==> run X <==
==> flow/design.v <==
module joltage #(parameter int LENGTH = 100) (
    input logic clk, rst, start, data_valid,
    input logic [4*LENGTH-1:0] line_flat,
    output logic [15:0] joltage1_out,
    output logic [63:0] joltage2_out,
    output logic done
    );
    logic [3:0] line [0:LENGTH-1];
    genvar k;
    generate
        for (k = 0; k < LENGTH; k++) begin : unflatten
            assign line[k] = line_flat[4*k +: 4];
        end
    endgenerate
    parameter IDLE   = 4'b000_0,
              DATA   = 4'b001_0,
              CALC_1 = 4'b010_0,
              CALC_2 = 4'b011_0,
              SUM    = 4'b100_0,
              DONE   = 4'b101_1;
    logic [3:0] state;
    assign done = state[0];
    logic [3:0] buffer [0:LENGTH-1-2];
    logic [3:0] shift_last;
    assign shift_last = buffer[LENGTH-1-2];
    logic [$clog2(LENGTH)-1:0] counter;
    logic [3:0] p1_curr_jolt [0:1];
    logic p1_jolt_en [0:1];
    always_comb begin : p1_comb 
        p1_jolt_en[0] = shift_last >= p1_curr_jolt[0];
        p1_jolt_en[1] = (p1_curr_jolt[0] >= p1_curr_jolt[1]) && p1_jolt_en[0];
    end
    always_ff @(posedge clk) begin : p1_seq
        if (state == DATA) begin
            p1_curr_jolt[0] <= line[LENGTH-2];
            p1_curr_jolt[1] <= line[LENGTH-1];
        end
        else if (state == CALC_1 || state == CALC_2) begin
            p1_curr_jolt[0] <= p1_jolt_en[0] ? shift_last : p1_curr_jolt[0];
            p1_curr_jolt[1] <= p1_jolt_en[1] ? p1_curr_jolt[0] : p1_curr_jolt[1];
        end
        if (state == IDLE)
            joltage1_out <= 16'd0;
        else if (state == SUM)
            joltage1_out <= joltage1_out + p1_curr_jolt[0] * 4'd10 + p1_curr_jolt[1];
    end
    logic [3:0] p2_curr_jolt [0:11];
    logic p2_jolt_en [0:11];
    always_comb begin : p2_comb
        p2_jolt_en[0] = (shift_last >= p2_curr_jolt[0]);
        for (int z = 1; z < 12; z++) begin
            p2_jolt_en[z] = (p2_curr_jolt[z-1] >= p2_curr_jolt[z]) && p2_jolt_en[z-1];
        end
    end
    genvar i;
    generate
        for (i = 0; i < 12; i++) begin
            always_ff @(posedge clk) begin : p2_seq
                if (state == DATA) begin
                    p2_curr_jolt[i] <= line[LENGTH-12+i];
                end
                else if (state == CALC_2) begin
                    if (i == 0)
                        p2_curr_jolt[i] <= p2_jolt_en[i] ? shift_last : p2_curr_jolt[i];
                    else
                        p2_curr_jolt[i] <= p2_jolt_en[i] ? p2_curr_jolt[i-1] : p2_curr_jolt[i];
                end
            end
        end
    endgenerate
    logic [39:0] stage1, stage2, stage3, stage4, stage5, stage6;
    logic [39:0] stage7, stage8, stage9, stage10, stage11, stage12;
    always_comb begin : mult_add  
        stage1  = p2_curr_jolt[0];
        stage2  = (stage1  * 10) + p2_curr_jolt[1];
        stage3  = (stage2  * 10) + p2_curr_jolt[2];
        stage4  = (stage3  * 10) + p2_curr_jolt[3];
        stage5  = (stage4  * 10) + p2_curr_jolt[4];
        stage6  = (stage5  * 10) + p2_curr_jolt[5];
        stage7  = (stage6  * 10) + p2_curr_jolt[6];
        stage8  = (stage7  * 10) + p2_curr_jolt[7];
        stage9  = (stage8  * 10) + p2_curr_jolt[8];
        stage10 = (stage9  * 10) + p2_curr_jolt[9];
        stage11 = (stage10 * 10) + p2_curr_jolt[10];
        stage12 = (stage11 * 10) + p2_curr_jolt[11];
    end
    always_ff @(posedge clk) begin : p2_joltage_sum
        if (state == IDLE)
            joltage2_out <= 64'd0;
        else if (state == SUM) begin
            joltage2_out <= joltage2_out + stage12;
        end
    end
    always_ff @(posedge clk) begin : counter_logic
        if (state == DATA)
            counter <= '0;
        else if (state == CALC_1 || state == CALC_2)
            counter <= counter + 1'b1;
    end
    genvar j;
    generate
        for (j = 0; j < LENGTH-2; j++) begin
            always_ff @(posedge clk) begin : shift_reg
                if ((state == DATA) && data_valid) begin
                    buffer[j] <= line[j];
                end
                if (state == CALC_1 || state == CALC_2) begin
                    buffer[j] <= buffer[j-1];
                    if (j == 0)
                        buffer[j] <= 4'd0;
                end
            end
        end
    endgenerate
    always_ff @(posedge clk) begin : state_transitions
        if (rst) begin
            state <= IDLE;
        end
        else begin
            case (state)
                IDLE: state <= start ? DATA : IDLE;
                DATA: state <= data_valid ? CALC_1 : DATA;
                CALC_1: state <= counter == 4'd9 ? CALC_2 : CALC_1;
                CALC_2: state <= counter == LENGTH - 2'd3 ? SUM : CALC_2;
                SUM: state <= DONE;
                DONE: state <= start ? DATA : DONE;
                default : ;
            endcase
        end
    end
endmodule
==> flow/run.sh <==
#!/bin/bash
# the make line also repeats each setting of config.mk as NAME=value (left out here)
make -C /OpenROAD-flow-scripts/flow DESIGN_CONFIG=/design/flow/config.mk WORK_HOME=/design/flow/orfs CLKGATE_MAP_FILE= finish
==> flow/config.mk <==
export PLATFORM = sky130hd
export DESIGN_NAME = joltage
export DESIGN_NICKNAME = joltage
export VERILOG_FILES = /design/flow/design.v
export SDC_FILE = /design/flow/constraint.sdc
export NUM_CORES = 4
export LEC_CHECK = 0
export ABC_AREA = 1
export CAP_MARGIN = 20
export CORE_MARGIN = 2
export CORE_UTILIZATION = 72
export CTS_CLUSTER_DIAMETER = 395
export CTS_CLUSTER_SIZE = 100
export HOLD_SLACK_MARGIN = 0.29
export SETUP_SLACK_MARGIN = 1.86
export SLEW_MARGIN = 20
==> flow/constraint.sdc <==
create_clock -name core_clock -period 6.35 [get_ports {clk}]
set_input_delay 1.2700 -clock core_clock [delete_from_list [all_inputs] [get_ports {clk}]]
set_output_delay 1.2700 -clock core_clock [all_outputs]
set_load 0.01 [all_outputs]
==> run E (differences from run X) <==
- ABC_AREA: 1 -> not set
- CAP_MARGIN: 20 -> 25
- CORE_UTILIZATION: 72 -> 58
- CTS_CLUSTER_DIAMETER: 395 -> not set
- CTS_CLUSTER_SIZE: 100 -> 58
- HOLD_SLACK_MARGIN: 0.29 -> not set
- MIN_ROUTING_LAYER: not set -> met1
- PLACE_DENSITY: not set -> 0.51
- SETUP_SLACK_MARGIN: 1.86 -> 3.72
- TNS_END_PERCENT: not set -> 25
==> flow/constraint.sdc (replaced) <==
create_clock -name core_clock -period 13.9 [get_ports {clk}]
set_input_delay 2.7800 -clock core_clock [delete_from_list [all_inputs] [get_ports {clk}]]
set_output_delay 2.7800 -clock core_clock [all_outputs]
set_load 0.01 [all_outputs]
==> run F (differences from run X) <==
- ABC_AREA: 1 -> not set
- CORE_UTILIZATION: 72 -> 70
- CTS_CLUSTER_DIAMETER: 395 -> not set
- CTS_CLUSTER_SIZE: 100 -> not set
- HOLD_SLACK_MARGIN: 0.29 -> not set
- MAX_ROUTING_LAYER: not set -> met4
- SETUP_SLACK_MARGIN: 1.86 -> not set
==> flow/constraint.sdc (replaced) <==
create_clock -name core_clock -period 24.7 [get_ports {clk}]
set_input_delay 4.9400 -clock core_clock [delete_from_list [all_inputs] [get_ports {clk}]]
set_output_delay 4.9400 -clock core_clock [all_outputs]
set_load 0.01 [all_outputs]
==> run Z (differences from run X) <==
- CAP_MARGIN: 20 -> 25
- CELL_PAD_IN_SITES_GLOBAL_PLACEMENT: not set -> 2
- CORE_ASPECT_RATIO: not set -> 1.01
- CORE_UTILIZATION: 72 -> 20
- CTS_CLUSTER_DIAMETER: 395 -> not set
- CTS_CLUSTER_SIZE: 100 -> 11
- HOLD_SLACK_MARGIN: 0.29 -> 0.22
- MIN_ROUTING_LAYER: not set -> met2
- PLACE_DENSITY: not set -> 0.45
- SETUP_SLACK_MARGIN: 1.86 -> -0.07
- SLEW_MARGIN: 20 -> 30
- TNS_END_PERCENT: not set -> 60
==> flow/constraint.sdc (replaced) <==
create_clock -name core_clock -period 13.9 [get_ports {clk}]
set_input_delay 2.7800 -clock core_clock [delete_from_list [all_inputs] [get_ports {clk}]]
set_output_delay 2.7800 -clock core_clock [all_outputs]
set_load 0.01 [all_outputs]
==> summary of the runs <==
Run Z finished but failed the layout checks on setup timing. Run F finished clean. Run E finished but failed the layout checks on setup timing. Run X stopped in 3_5_place_dp. First-iteration DRC count, lowest first: run F, run E, run Z. Hold slack, lowest first: run Z, run E, run F. Fmax, highest first: run Z, run F, run E. Against run E, the core utilization of run Z is lower by 54 points. In flip-flop count, run F and run Z do not differ. Sequential share of layout area: run F > run E > run Z. Clock-buffer cell count: run Z > run E > run F.
==> figures <==
quantity	run X	run Z	run E	run F
Worst setup slack for register-to-register paths	-	-7.38 ns	-11.25 ns	0.98 ns
Core area	0.0731 mm²	0.265 mm²	0.0837 mm²	0.0698 mm²
Outcome	did not finish	finished with violations	finished with violations	timing/DRC/antenna clean
Last stage reached	3_5_place_dp	-	-	-
Layout check failures	-	setup timing	setup timing	-
Initial core utilization	0.728	0.201	0.587	0.704
Remaining DRCs	-	0	0	0
Hold violation count in the final report	-	0	0	0
Routing usage on met3	-	0.410	0.0761	0.0748
Ratio of layout area to synthesized area	-	1.786x	1.535x	1.180x
Start point of the worst hold path	-	buffer[0][2]	buffer[14][3]	buffer[91][1]
Adder-cell share of the synthesized area	0.165	0.165	0.178	0.178
R2R depth	-	143	103	102
Highest-delay cell along the critical path	-	sky130_fd_sc_hd__edfxtp_1	sky130_fd_sc_hd__o21ai_1	sky130_fd_sc_hd__or4_4
Critical path startpoint category	-	register	register	register
Number of sinks driven by the clock tree	-	539	539	539
Worst slew margin	-	0.335	0.222	0.252
Non-clock inverter instance count of the final layout	-	1204	263	263

---

==> inputs of job 8660 <==
RTL: the design.v shown in full above, as it stands there.
Settings: LEC_CHECK=0, CAP_MARGIN=20, CORE_MARGIN=2, CORE_UTILIZATION=72, MAX_ROUTING_LAYER=met4, PLACE_DENSITY=0.63, SLEW_MARGIN=20; clock period 23.1 ns.
run.sh (not shown) runs the stock make flow with config.mk's settings and CLKGATE_MAP_FILE=.
==> inputs of job 5401, as changes to job 8660 <==
==> flow/config.mk (replaced) <==
export PLATFORM = sky130hd
export DESIGN_NAME = joltage
export DESIGN_NICKNAME = joltage
export VERILOG_FILES = /design/flow/design.v
export SDC_FILE = /design/flow/constraint.sdc
export NUM_CORES = 4
export LEC_CHECK = 0
export CAP_MARGIN = 25
export CORE_MARGIN = 2
export CORE_UTILIZATION = 62
export MIN_ROUTING_LAYER = met1
export SETUP_SLACK_MARGIN = -1.38
export SLEW_MARGIN = 20
export TNS_END_PERCENT = 25
==> flow/constraint.sdc (replaced) <==
create_clock -name core_clock -period 20.8 [get_ports {clk}]
set_input_delay 4.1600 -clock core_clock [delete_from_list [all_inputs] [get_ports {clk}]]
set_output_delay 4.1600 -clock core_clock [all_outputs]
set_load 0.01 [all_outputs]
==> inputs of job 6539, as changes to job 8660 <==
--- a/flow/config.mk
+++ b/flow/config.mk
@@ -8,6 +8,4 @@
 export CAP_MARGIN = 20
 export CORE_MARGIN = 2
-export CORE_UTILIZATION = 72
-export MAX_ROUTING_LAYER = met4
-export PLACE_DENSITY = 0.63
+export CORE_UTILIZATION = 40
 export SLEW_MARGIN = 20
==> flow/constraint.sdc (replaced) <==
create_clock -name core_clock -period 25.0 [get_ports {clk}]
set_input_delay 5.0000 -clock core_clock [delete_from_list [all_inputs] [get_ports {clk}]]
set_output_delay 5.0000 -clock core_clock [all_outputs]
set_load 0.01 [all_outputs]
==> qor summary <==
                                                                job 5401        job 8660                 job 6539
Outcome                                         finished with violations  did not finish  complete, no violations
Stage where the flow stopped                                           -         5_1_grt                        -
Layout check failures                               negative setup slack               -                        -
Largest fanout on the critical path                                    7               -                        8
Multi-input logic portion of the cell area                         0.522               -                    0.565
CLK BUF                                                               60               -                       79
CP Buf/Inv Count                                                      19               -                        6
Fraction of area in registers                                      0.222               -                    0.259
Amount of wire on met3 after detailed routing              13400 microns               -             8630 microns
Clock buffers created by TritonCTS                                    56              54                       61
Cell Count Post-Placement                                           8265            7209                     7837
Final-layout non-clock buffer area share                           0.192               -                   0.0900
Routed wirelength normalized by instance count              19.7 microns               -             16.3 microns
Total area of sequential cells                               15200 sq um               -              15200 sq um
Min Tclk post-route                                             23720 ps               -                 23700 ps
Floorplan die width                                          285 microns     265 microns              354 microns
Drt initial violations                                              4464               -                     2452
Std-Cell Rows                                                        103              95                      128
Last element of the critical path                       joltage2_out[42]               -         joltage2_out[60]
